==> build 67: inputs <==
==> flow/design.v <==
`timescale 1ns / 1ps
module checkfr_fsm(
    input [31:0] num_in,
    input clk, rst, r_i,
    output res,
    output reg r_o
    );
    reg [4:0] lst;
    reg [4:0] iter;
    reg res_rg;
    reg [1:0] state;
    reg [31:0] num;
    always@(posedge clk)
    begin
        if(rst)
            state <= 2'b00;
        else
        case(state)
        2'b00: if(r_i)
            begin
                lst <= 5'b11111;
                iter <= 0;
                res_rg <= 0;
                num <= num_in;
                state <= 2'b01;
            end
        2'b01:
            begin
                for(iter = 0; iter <= 22; iter = iter + 1)
                begin
                    if (lst == 5'b11111 && num[iter])
                        lst = iter;
                    else
                        lst = lst;
                end
                state <= 2'b10;
            end
        2'b10:
            begin
                if (num[30:23] > 7'b1111111)
                begin
                   res_rg = num[31] || ((22-(num[30:23]-7'b1111111)) >= lst) && (lst!=5'b11111);
                end
                else
                begin
                    res_rg = 1;
                end
                state <= 2'b00;
            end
        default:
            state <= 2'b00;
        endcase
    end
    always@(posedge clk)
    begin
        if(rst)
            r_o <= 0;
        else if(state == 2'b10)
            r_o <= 1;
        else
            r_o <= 0;
    end
    assign res = res_rg;
endmodule
`timescale 1ns / 1ps
module sum_fsm(
    input clk, rst, r_i,
    input [31:0] a, b,
    output [31:0] res,
    output reg r_o
    );
    reg [3:0] state;
    reg [31:0] mx;
    reg [31:0] mn;
    reg [24:0] mant;
    reg [22:0] mant_res;
    reg [8:0] exp;
    reg [4:0] carry;
    reg [4:0] iter;
    reg [31:0] res_reg;
    always@(posedge clk)
    begin
        if(rst)
            state <= 3'b000;
        else
        case(state)
            3'b000:
            begin
                state <= 3'b001;
                mx <= 0;
                mn <= 0;
                mant_res <= 0;
                mant <= 0;
                exp <= 0;
                carry <= 0;
                iter <= 0;
                res_reg <= 0;
            end
            3'b001: if(r_i)
            begin
                mx = (a[30:23] > b[30:23]) ? a : (((a[30:23] == b[30:23])) ? (a[22:0] > b[22:0] ? a : b) : b );
                mn = (a == mx) ? b : a;
                state <= 3'b010;
            end
            3'b010:
            begin
                mant <= (mx[31]^mn[31]) ? {1'b1, mx[22:0]} - ({1'b1, mn[22:0]} >> (mx[30:23]-mn[30:23])): {1'b1, mx[22:0]}+({1'b1, mn[22:0]} >> (mx[30:23]-mn[30:23]));
                state <= 3'b011;
            end
            3'b011:
            begin
                for(iter = 0; iter <= 24; iter = iter + 1)
                begin
                    if(mant[iter])
                        carry = iter;
                    else
                        carry = carry;
                end
                state <= 3'b100;
            end
            3'b100:
            begin
                mant_res <= mant[24] ? (mant >> 1) : (mant << (23-carry)); 
                state <= 3'b101;
            end
            3'b101:
            begin
                exp <= mx[30:23]+carry-5'b10111;
                state <= 3'b110;
            end
            3'b110:
            begin
                res_reg <= mx[31] ? {1'b1, exp[7:0], mant_res} : {1'b0, exp[7:0], mant_res};
                state <= 3'b111;
            end
            3'b111:
                state <= 3'b000;
            default:
                state <= 3'b000;
        endcase
    end
    always@(posedge clk)
    begin
        if(rst)
            r_o <= 0;
        else
        case(state)
            3'b000: r_o <= 0;
            3'b111: r_o <= 1;
        endcase
    end
    assign res = res_reg;
endmodule
`timescale 1ns / 1ps
module del_fsm(
    input [31:0] n, x,
    input clk, rst, r_i,
    output [31:0] res,
    output reg r_o
    );
    reg [24:0] divisible;
    reg [24:0] divider;
    reg [7:0] divs_exp;
    reg [7:0] divd_exp;
    reg divd_fb;
    reg divs_fb;
    reg [4:0] state;
    reg [4:0] iter;
    reg [23:0] mant_res;
    reg [24:0] reminder;
    reg [4:0] carry;
    reg [4:0] carry_sh;
    reg [8:0] exp;
    reg [31:0] res_reg;
    always@(posedge clk)
    begin
        if(rst)
            state <= 5'b00000;
        else
        case(state)
            5'b00000:
            begin
                divisible <= 0;
                divider <= 0;
                divs_exp <= 0;
                divd_exp <= 0;
                divd_fb <= 0;
                divs_fb <= 0;
                iter <= 0;
                mant_res <= 0;
                reminder <= 0;
                carry <= 0;
                res_reg <= 0;
                state <= 5'b00001;
            end
            5'b00001: if(r_i)
            begin
                divisible <= {1'b1, n[22:0]};
                divider <= {1'b1, x[22:0]};
                divs_exp <= n[30:23];
                divd_exp <= x[30:23];
                divd_fb <= n[31];
                divs_fb <= x[31];
                state <= 5'b00010;
            end
            5'b00010:
            begin
                if(divisible >= divider)
                begin
                    divisible <= divisible-divider;
                    mant_res <= mant_res +1'b1;
                    state <= 5'b00010;
                end
                else
                begin
                    reminder <= divisible;
                    state <= 5'b00011;
                end
            end
            5'b00011:
            begin
                reminder <= reminder << 1;
                state <= 5'b00100;
            end
            5'b00100:
            begin
                if(!mant_res[23])
                    state <= 5'b00101;
                else
                    state <= 5'b01010;  
            end
            5'b00101:
            begin
                if(reminder < divider)
                begin
                    mant_res <= mant_res << 1;
                    reminder <= reminder << 1;
                    state <= 5'b01001;
                end
                else
                    state <= 5'b00110;
            end
            5'b00110:
            begin
                mant_res <= (mant_res << 1) + 1'b1;
                state <= 5'b00111;
            end
            5'b00111:
            begin
                reminder <= reminder - divider;
                state <= 5'b01000;
            end
            5'b01000:
            begin
                reminder <= reminder << 1;
                state <= 5'b01001;
            end
            5'b01001:
            begin
                if(iter < 22)
                begin
                    iter <= iter + 1;
                    state <= 5'b00100;
                end
                else
                begin
                    state <= 5'b01010;
                    iter <= 0;
                end
            end
            5'b01010:  
            begin
                if(iter <= 23)
                    state <= 5'b01011;
                else
                    state <= 5'b01100;
            end
            5'b01011:
            begin
                if(mant_res[iter])
                begin
                    carry <= iter;
                    state <= 5'b01101;
                end
                else
                    state <= 5'b01101;
            end
            5'b01101:
            begin
                iter <= iter + 1;
                state <= 5'b01010;
            end
            5'b01100:
            begin
                carry_sh <= 23 - carry;
                state <= 5'b01110;
            end
            5'b01110:
            begin
                mant_res <= mant_res << carry_sh;
                state <= 5'b01111;
            end
            5'b01111:
            begin
                exp <= {1'b0,divs_exp}+7'b1111111-{1'b0,divd_exp};
                state <= 5'b10000;
            end
            5'b10000:
            begin
                res_reg <= {divs_fb^divd_fb, exp[7:0]-5'b10111+carry, mant_res[22:0]};
                state <= 5'b10001;
            end
            5'b10001:
            begin
                state <= 5'b00000;
            end
            default:
                state <= 5'b00000;
        endcase
    end
    always@(posedge clk)
    begin
        if(rst)
            r_o <= 0;
        else if(state == 5'b10001)
            r_o <= 1;
        else
            r_o <= 0;
    end    
    assign res = res_reg;
endmodule
`timescale 1ns / 1ps
module pow2_fsm(
    input [31:0] x,  
    input clk,
    input rst,
    input r_i,
    output [31:0] res,
    output err,
    output reg r_o
    );
    reg [8:0] exp_in;
    reg [22:0] mant_in;
    reg fb;
    reg [8:0] exp;
    reg [47:0] mant;
    reg [22:0] mant_res;
    reg [2:0] state;
    reg [31:0] res_reg;
    reg over;
    always@(posedge clk)
    begin
        if(rst)
            state <= 3'b000;
        else
        case(state)
        3'b000: if(r_i)
        begin
            exp_in <= x[30:23];
            mant_in <= x[22:0];
            fb <= x[31];
            exp <= 0;
            mant <= 0;
            mant_res <= 0;
            over <= 0;
            res_reg <= 0;
            state <= 3'b001;
        end
        3'b001:
        begin
            mant <= {1'b1,mant_in}*{1'b1,mant_in};
            state <= 3'b010;
        end
        3'b010:
        begin
            mant_res <= mant[47] ? mant[46:24] : mant[45:23];  
            state <= 3'b011;
        end
        3'b011:
        begin
            exp <= {1'b0,exp_in}+{1'b0,exp_in}-9'b001111111+mant[47];
            state <= 3'b100;
        end
        3'b100:
        begin
            res_reg = {1'b0, exp[7:0], mant_res};
            over = exp_in[7] ? {exp_in, mant_in} > res_reg[30:0] : {exp_in, mant_in} < res_reg[30:0];
            state <= 3'b101;
        end
        3'b101:
        begin
            state <= 3'b000;
        end
        default:
            state <= 3'b000;
        endcase
    end
    always@(posedge clk)
    begin
        if(rst)
            r_o <= 0;
        else if(state == 3'b101)
            r_o <= 1;
        else
            r_o <= 0;
    end
    assign res = res_reg;
    assign err = over;
endmodule
`timescale 1ns / 1ps
module fsm(
    input [15:0] dataIn,
    input R_I,
    input reset,
    input clk,
    output reg r_o,
    output reg [1:0] err,
    output [31:0] dataOut,
    output ready
    );
    reg [3:0] state;
    reg [31:0] reg_x;
    reg [31:0] reg_n;
    reg [31:0] counter;
    reg [31:0] step1;
    reg [31:0] step2;
    reg fr_i;
    reg fr_flag;
    wire fr_o;
    wire fr_res;
    reg incr_i;
    reg incr_flag;
    wire incr_o;
    wire [31:0] inc_res;
    reg sm_ri;
    reg sm_flag;
    wire sm_ro;
    wire [31:0] sm_res;
    reg dl_ri;
    reg dl_flag;
    wire dl_ro;
    wire [31:0] dl_res;
    reg pw_ri;
    reg pw_flag;
    wire pw_ro;
    wire pw_err;
    wire [31:0] pw_res;
    always@(posedge clk)
    begin
        if(reset)
        begin
            state <= 0;
            fr_i <= 0;
            incr_i <= 0;
            sm_ri <= 0;
            dl_ri <= 0;
            pw_ri <= 0;
        end
        else
        begin
            case(state)
                4'b0000:
                begin
                    reg_x <= 0;
                    reg_n <= 0;
                    counter <= 0;
                    err <= 0;
                    state <= 4'b0001;
                    fr_i <= 0;
                    fr_flag <= 1;
                    incr_i <= 0;
                    incr_flag <= 1;
                    sm_ri <= 0;
                    sm_flag <= 1;
                    dl_ri <= 0;
                    dl_flag <= 1;
                    pw_ri <= 0;
                    pw_flag <= 1;
                end
                4'b0001: if(R_I)
                begin
                    reg_x[31:16] <= dataIn;
                    state <= 4'b0010;
                end
                4'b0010: if(R_I)
                begin
                    reg_x[15:0] <= dataIn;
                    if ({reg_x[31:16], dataIn} == 0)
                    begin 
                        err <= 2'b11;
                        state <= 4'b1110;
                    end
                    else
                        state <= 4'b0011;    
                end
                4'b0011: if(R_I)
                begin
                    reg_n[31:16] <= dataIn;
                    state <= 4'b0100;
                end
                4'b0100: if(R_I)
                begin
                    reg_n[15:0] <= dataIn;
                    state <= 4'b1100;
                end
                4'b1100:  
                begin
                    if(fr_o)
                    begin
                        if(fr_res)
                        begin
                            err <= 2'b10;
                            reg_x <= 0;
                            fr_flag <= 1;
                            state <= 4'b1110;
                        end
                        else
                        begin
                            fr_flag <= 1;
                            state <= 4'b1101;
                        end
                    end
                    else
                    begin
                        if(fr_flag)
                        begin
                            fr_i <= 1;
                            fr_flag <= 0;
                        end
                        else
                            fr_i <= 0;
                   end
                end
                4'b1101:
                begin
                    state <= 4'b0101;
                end
                4'b0101:  
                begin
                    if(incr_o)
                    begin
                        counter <= inc_res;
                        if (inc_res[30:23]>reg_n[30:23] ? 1 : (inc_res[30:23]==reg_n[30:23] ? inc_res[22:0]>=reg_n[22:0] : 0))
                        begin
                            state <= 4'b0000;
                            incr_flag <= 1;
                        end
                        else
                        begin
                            incr_flag <= 1;
                            state <= 4'b0110;
                        end
                    end
                    else
                    begin
                        if(incr_flag)
                        begin
                            incr_i <= 1;
                            incr_flag <= 0;
                        end
                        else
                            incr_i <= 0;
                    end    
                end
                4'b0110:  
                begin
                    if(pw_ro)
                    begin
                        if (pw_err)
                        begin
                            err <= 2'b01;
                            reg_x <= 0;
                            state <= 4'b1110;
                            pw_flag <= 1;
                        end
                        else
                        begin
                            pw_flag <= 1;
                            step1 <= pw_res;
                            state <= 4'b0111;
                        end
                    end
                    else
                    begin
                        if(pw_flag)
                        begin
                            pw_ri <= 1;
                            pw_flag <= 0;
                        end
                        else
                            pw_ri <= 0;
                    end
                end
                4'b0111:  
                begin
                    if(dl_ro)
                    begin
                        dl_flag <= 1;
                        step2 <= dl_res;
                        state <= 4'b1000;
                    end
                    else
                    begin
                        if(dl_flag)
                        begin
                            dl_ri <= 1;
                            dl_flag <= 0;
                        end
                        else
                            dl_ri <= 0;
                   end
                end
                4'b1000:  
                begin
                    if(sm_ro)
                    begin
                        sm_flag <= 1;
                        reg_x <= sm_res;
                        state <= 4'b1110;
                    end
                    else
                    begin
                        if(sm_flag)
                        begin
                            sm_ri <= 1;
                            sm_flag <= 0;
                        end
                        else
                            sm_ri <= 0;
                    end
                end
                4'b1110:  
                begin
                    if(err==0)
                        state <= 4'b0101;
                    else
                        state <= 4'b0000;
                end
            endcase 
        end
    end
    always@(posedge clk)
    begin
        if(reset)
            r_o <= 0;
        else
        case(state)
            4'b0000: r_o <= 0;
            4'b0101: r_o <= 0;
            4'b1110: r_o <= 1;
            4'b1101: r_o <= 1;
        endcase
    end
    assign dataOut = reg_x;
    assign ready = (state == 4'b0001) || (state == 4'b0010) ||
                   (state == 4'b0011) || (state == 4'b0100);
    checkfr_fsm FR(
        .clk(clk),
        .rst(reset),
        .r_i(fr_i),
        .num_in(reg_n),
        .res(fr_res),
        .r_o(fr_o)
    );
    sum_fsm INCR(
        .clk(clk),
        .rst(reset),
        .r_i(incr_i),
        .r_o(incr_o),
        .a(counter),
        .b(32'b00111111100000000000000000000000),
        .res(inc_res)
    );
    sum_fsm SM(
        .clk(clk),
        .rst(reset),
        .r_i(sm_ri),
        .r_o(sm_ro),
        .a(step1),
        .b(step2),
        .res(sm_res)
    );
    pow2_fsm PW(
        .clk(clk),
        .rst(reset),
        .r_i(pw_ri),
        .r_o(pw_ro),
        .x(reg_x),
        .err(pw_err),
        .res(pw_res)
    );
    del_fsm DL(
        .clk(clk),
        .rst(reset),
        .r_i(dl_ri),
        .r_o(dl_ro),
        .n(reg_n),
        .x(reg_x),
        .res(dl_res)
    );
endmodule
==> flow/run.sh <==
#!/bin/bash
# the make line also repeats each setting of config.mk as NAME=value (left out here)
make -C /OpenROAD-flow-scripts/flow DESIGN_CONFIG=/design/flow/config.mk WORK_HOME=/design/flow/orfs CLKGATE_MAP_FILE= finish
==> flow/config.mk <==
export PLATFORM = sky130hd
export DESIGN_NAME = fsm
export DESIGN_NICKNAME = fsm
export VERILOG_FILES = /design/flow/design.v
export SDC_FILE = /design/flow/constraint.sdc
export NUM_CORES = 4
export LEC_CHECK = 0
export ABC_AREA = 0
export CAP_MARGIN = 15
export CELL_PAD_IN_SITES_DETAIL_PLACEMENT = 2
export CELL_PAD_IN_SITES_GLOBAL_PLACEMENT = 3
export CORE_MARGIN = 2
export CORE_UTILIZATION = 41
export CTS_CLUSTER_DIAMETER = 194
export GPL_TIMING_DRIVEN = 1
export HOLD_SLACK_MARGIN = 0.04
export PLACE_DENSITY_LB_ADDON = 0.04
export SLEW_MARGIN = 35
export TNS_END_PERCENT = 55
==> flow/constraint.sdc <==
create_clock -name core_clock -period 6.12 [get_ports {clk}]
set_input_delay 1.2240 -clock core_clock [delete_from_list [all_inputs] [get_ports {clk}]]
set_output_delay 1.2240 -clock core_clock [all_outputs]
set_load 0.01 [all_outputs]
==> build 73: changes against build 67 <==
ABC_AREA = 1   (was 0)
CAP_MARGIN = 20   (was 15)
CELL_PAD_IN_SITES_DETAIL_PLACEMENT = not set   (was 2)
CELL_PAD_IN_SITES_GLOBAL_PLACEMENT = not set   (was 3)
CORE_UTILIZATION = 62   (was 41)
CTS_CLUSTER_DIAMETER = not set   (was 194)
CTS_CLUSTER_SIZE = 99   (was not set)
GPL_TIMING_DRIVEN = not set   (was 1)
HOLD_SLACK_MARGIN = not set   (was 0.04)
PLACE_DENSITY_LB_ADDON = not set   (was 0.04)
SETUP_SLACK_MARGIN = -0.16   (was not set)
SLEW_MARGIN = 20   (was 35)
TNS_END_PERCENT = 15   (was 55)
==> flow/constraint.sdc (replaced) <==
create_clock -name core_clock -period 5.89 [get_ports {clk}]
set_input_delay 1.1780 -clock core_clock [delete_from_list [all_inputs] [get_ports {clk}]]
set_output_delay 1.1780 -clock core_clock [all_outputs]
set_load 0.01 [all_outputs]
==> trial 66: changes against build 67 <==
ABC_AREA = not set   (was 0)
CAP_MARGIN = 20   (was 15)
CELL_PAD_IN_SITES_DETAIL_PLACEMENT = not set   (was 2)
CELL_PAD_IN_SITES_GLOBAL_PLACEMENT = not set   (was 3)
CORE_UTILIZATION = 70   (was 41)
CTS_CLUSTER_DIAMETER = not set   (was 194)
GPL_TIMING_DRIVEN = not set   (was 1)
HOLD_SLACK_MARGIN = not set   (was 0.04)
PLACE_DENSITY_LB_ADDON = not set   (was 0.04)
SETUP_SLACK_MARGIN = -0.59   (was not set)
SLEW_MARGIN = 20   (was 35)
TNS_END_PERCENT = not set   (was 55)
==> flow/constraint.sdc (replaced) <==
create_clock -name core_clock -period 5.89 [get_ports {clk}]
set_input_delay 1.1780 -clock core_clock [delete_from_list [all_inputs] [get_ports {clk}]]
set_output_delay 1.1780 -clock core_clock [all_outputs]
set_load 0.01 [all_outputs]
==> results.json <==
{
  "finalSetupTns_ps": -55310,
  "setup_viol": 45,
  "die_area_mm2": 0.1086,
  "outcome": "complete, but fails checks",
  "grt_max_degree": 65,
  "post-place-ws_ps": -2575,
  "cts_made_buffers": 89,
  "fin_ws_ps": -2383,
  "drtIter0Drc": 5795,
  "so_faults": "setup timing",
  "insertion_delay_ps": 670,
  "area_share_nonclk_buffers_pct": 7.672,
  "post_cts_resize_count": 65,
  "wl_met1_um": 75920,
  "powerComb_w": 0.00344
}
The numbers above come from build 73.

==> results.json <==
{
  "post_cts_resize_count": 34,
  "outcome": "complete, but fails checks",
  "setup_viol": 33,
  "area_share_nonclk_buffers_pct": 6.640,
  "drtIter0Drc": 6231,
  "so_faults": "setup timing",
  "fin_ws_ps": -1839,
  "ff_count": 874,
  "cts_made_buffers": 92,
  "wl_met1_um": 72640,
  "insertion_delay_ps": 700,
  "grt_max_degree": 70,
  "post-place-ws_ps": -2050,
  "die_area_mm2": 0.09736
}
The numbers above come from trial 66.

==> results.json <==
{
  "so_faults": "setup timing",
  "powerComb_w": 0.00262,
  "area_share_nonclk_buffers_pct": 6.837,
  "endpoint_kind": "flip-flop",
  "insertion_delay_ps": 750,
  "finalSetupTns_ps": -34270,
  "drtIter0Drc": 3683,
  "outcome": "complete, but fails checks",
  "setup_viol": 32,
  "fin_ws_ps": -1646,
  "cts_made_buffers": 104,
  "grt_max_degree": 76,
  "post-place-ws_ps": -2124,
  "die_area_mm2": 0.1652
}
The numbers above come from build 67.

